== build 18 ==
==> flow/design.v <==
module b8Xb8_s16( 
  input clk,
  input rst_n, 
  input [7:0] in1_0  ,
  input [7:0] in1_1  ,
  input [7:0] in1_2  ,
  input [7:0] in1_3  ,
  input [7:0] in1_4  ,
  input [7:0] in1_5  ,
  input [7:0] in1_6  ,
  input [7:0] in1_7  ,
  input [7:0] in1_8  ,
  input [7:0] in1_9  ,
  input [7:0] in1_10 ,
  input [7:0] in1_11 ,
  input [7:0] in1_12 ,
  input [7:0] in1_13 ,
  input [7:0] in1_14 ,
  input [7:0] in1_15 ,
  input [7:0] in2_0  ,
  input [7:0] in2_1  ,
  input [7:0] in2_2  ,
  input [7:0] in2_3  ,
  input [7:0] in2_4  ,
  input [7:0] in2_5  ,
  input [7:0] in2_6  ,
  input [7:0] in2_7  ,
  input [7:0] in2_8  ,
  input [7:0] in2_9  ,
  input [7:0] in2_10 ,
  input [7:0] in2_11 ,
  input [7:0] in2_12 ,
  input [7:0] in2_13 ,
  input [7:0] in2_14 ,
  input [7:0] in2_15 ,
  output [11:0] out
  );
  reg [19:0] psum;
  reg [15:0] prod_0  ;
  reg [15:0] prod_1  ;
  reg [15:0] prod_2  ;
  reg [15:0] prod_3  ;
  reg [15:0] prod_4  ;
  reg [15:0] prod_5  ;
  reg [15:0] prod_6  ;
  reg [15:0] prod_7  ;
  reg [15:0] prod_8  ;
  reg [15:0] prod_9  ;
  reg [15:0] prod_10 ;
  reg [15:0] prod_11 ;
  reg [15:0] prod_12 ;
  reg [15:0] prod_13 ;
  reg [15:0] prod_14 ;
  reg [15:0] prod_15 ;
  always @(negedge rst_n or posedge clk) begin
    if (rst_n == 1'b0) begin
      prod_0  <= 16'b0;
      prod_1  <= 16'b0;
      prod_2  <= 16'b0;
      prod_3  <= 16'b0;
      prod_4  <= 16'b0;
      prod_5  <= 16'b0;
      prod_6  <= 16'b0;
      prod_7  <= 16'b0;
      prod_8  <= 16'b0;
      prod_9  <= 16'b0;
      prod_10 <= 16'b0;
      prod_11 <= 16'b0;
      prod_12 <= 16'b0;
      prod_13 <= 16'b0;
      prod_14 <= 16'b0;
      prod_15 <= 16'b0;
      psum <= 20'b0;
    end else begin
      prod_0  <= in1_0  * in2_0  ;
      prod_1  <= in1_1  * in2_1  ;
      prod_2  <= in1_2  * in2_2  ;
      prod_3  <= in1_3  * in2_3  ;
      prod_4  <= in1_4  * in2_4  ;
      prod_5  <= in1_5  * in2_5  ;
      prod_6  <= in1_6  * in2_6  ;
      prod_7  <= in1_7  * in2_7  ;
      prod_8  <= in1_8  * in2_8  ;
      prod_9  <= in1_9  * in2_9  ;
      prod_10 <= in1_10 * in2_10 ;
      prod_11 <= in1_11 * in2_11 ;
      prod_12 <= in1_12 * in2_12 ;
      prod_13 <= in1_13 * in2_13 ;
      prod_14 <= in1_14 * in2_14 ;
      prod_15 <= in1_15 * in2_15 ;
      psum <= prod_0  + prod_1  + prod_2  + prod_3
           + prod_4  + prod_5  + prod_6  + prod_7
           + prod_8  + prod_9  + prod_10 + prod_11
           + prod_12 + prod_13 + prod_14 + prod_15;
    end
  end
  assign out = psum[19:9];
endmodule
export LEC_CHECK = 0
export ABC_AREA = 1
export CAP_MARGIN = 40
export CELL_PAD_IN_SITES_GLOBAL_PLACEMENT = 2
export CORE_MARGIN = 2
export CORE_UTILIZATION = 40
export CTS_CLUSTER_SIZE = 68
export GPL_TIMING_DRIVEN = 0
export HOLD_SLACK_MARGIN = 0.02
export SLEW_MARGIN = 25
create_clock -name core_clock -period 7.5 [get_ports {clk}]
run.sh (not shown) runs the stock make flow with config.mk's settings and CLKGATE_MAP_FILE=.
Changes in build 93 relative to build 18:
# build 18
export LEC_CHECK = 0
export ABC_AREA = 1
export CAP_MARGIN = 40
export CELL_PAD_IN_SITES_GLOBAL_PLACEMENT = 2
export CORE_MARGIN = 2
export CORE_UTILIZATION = 40
export CTS_CLUSTER_SIZE = 68
export GPL_TIMING_DRIVEN = 0
export HOLD_SLACK_MARGIN = 0.02
export SLEW_MARGIN = 25
create_clock -name core_clock -period 7.5 [get_ports {clk}]
# build 93
export LEC_CHECK = 0
export CAP_MARGIN = 20
export CORE_MARGIN = 2
export CORE_UTILIZATION = 58
export SETUP_SLACK_MARGIN = 1.43
export SLEW_MARGIN = 20
create_clock -name core_clock -period 5.22 [get_ports {clk}]
### Flow results
The flow for build 93 finished, though final verification flagged negative setup slack. Build 93 reports a lower proportion of cell area occupied by multi-input gates than build 18 does. Build 18 has lower share of final layout cell area taken by non-clock buffers than build 93. Count of input and output buffers for build 93: 256 up relative to build 18. Period utilization (lower): build 18. Between build 18 and build 93, area after synthesis decreased. The number of standard cells in the layout, taps in and fillers out in build 18 is 1.11 times that in build 93. The run with more setup slack is build 18; build 93 has less.
The inputs of build 40 differ from those of build 93 as listed below.
# build 93
export LEC_CHECK = 0
export CAP_MARGIN = 20
export CORE_MARGIN = 2
export CORE_UTILIZATION = 58
export SETUP_SLACK_MARGIN = 1.43
export SLEW_MARGIN = 20
create_clock -name core_clock -period 5.22 [get_ports {clk}]
# build 40
export LEC_CHECK = 0
export CAP_MARGIN = 5
export CORE_MARGIN = 2
export CORE_UTILIZATION = 72
export SETUP_SLACK_MARGIN = 1.51
export SLEW_MARGIN = 20
create_clock -name core_clock -period 5.22 [get_ports {clk}]
Notes after the runs:
Compared with build 93, build 40 has less setup slack.
In terms of design area, build 40 and build 93 differ only marginally.
Build 40 vs build 93, relative area change from synthesis to final layout went down by 0.22 points.
Build 40 finished all stages; however, its layout fails the closing checks, the failures being negative setup slack.
Inputs modified between build 40 and build 71:
# build 40
export LEC_CHECK = 0
export CAP_MARGIN = 5
export CORE_MARGIN = 2
export CORE_UTILIZATION = 72
export SETUP_SLACK_MARGIN = 1.51
export SLEW_MARGIN = 20
create_clock -name core_clock -period 5.22 [get_ports {clk}]
# build 71
export LEC_CHECK = 0
export CAP_MARGIN = 5
export CORE_MARGIN = 2
export CORE_UTILIZATION = 67
export SETUP_SLACK_MARGIN = -0.03
export SLEW_MARGIN = 20
create_clock -name core_clock -period 5.22 [get_ports {clk}]
Findings:
Combined global-route utilization of all metal layers (lower): build 71
Compared with build 40, build 71 shows die outline area that has gone up by a little under 10%.
Status build 71: flow complete, layout not clean - negative setup slack
Global-route met3 utilization was higher in the run labelled build 40.
The higher tap cell count of build 40 and build 71 is in build 71.
In build 71, fmax is higher than in build 40.
Looking at routed wire length, build 71 sits about 40% below build 40.
Worst-case headroom to the max-slew limit delta for build 71 relative to build 40: 21 points higher
Here is what was changed in the inputs of build 53 compared with build 71.
# build 71
export LEC_CHECK = 0
export CAP_MARGIN = 5
export CORE_MARGIN = 2
export CORE_UTILIZATION = 67
export SETUP_SLACK_MARGIN = -0.03
export SLEW_MARGIN = 20
create_clock -name core_clock -period 5.22 [get_ports {clk}]
# build 53
export LEC_CHECK = 0
export CAP_MARGIN = 20
export CORE_MARGIN = 2
export CORE_UTILIZATION = 40
export SLEW_MARGIN = 20
create_clock -name core_clock -period 7.5 [get_ports {clk}]
Diff build 71 -> build 53 | detailed-route wire length on metal 1 | up by more than 10%
Build 71 → build 53: worst setup slack rose 1910 ps; standard cell core area increased by 45000 um2 relative to the old numbers.
Looking at slowest stage cell on the critical path, the clkdlybuf4s50_1 result is from build 53; the fa_1 one comes from build 71.
From build 71 to build 53 the numbers moved as follows: number of gates resized after CTS went down by 11; final cycle utilization of the critical path went down by 26 points.
Build 53 vs. build 71: via count saw a decrease; wire length after detailed routing saw an increase.
Status for build 71 and build 53: clean finish in build 53 only
Build 71 finished all stages; layout check result: FAIL, due to negative setup slack.
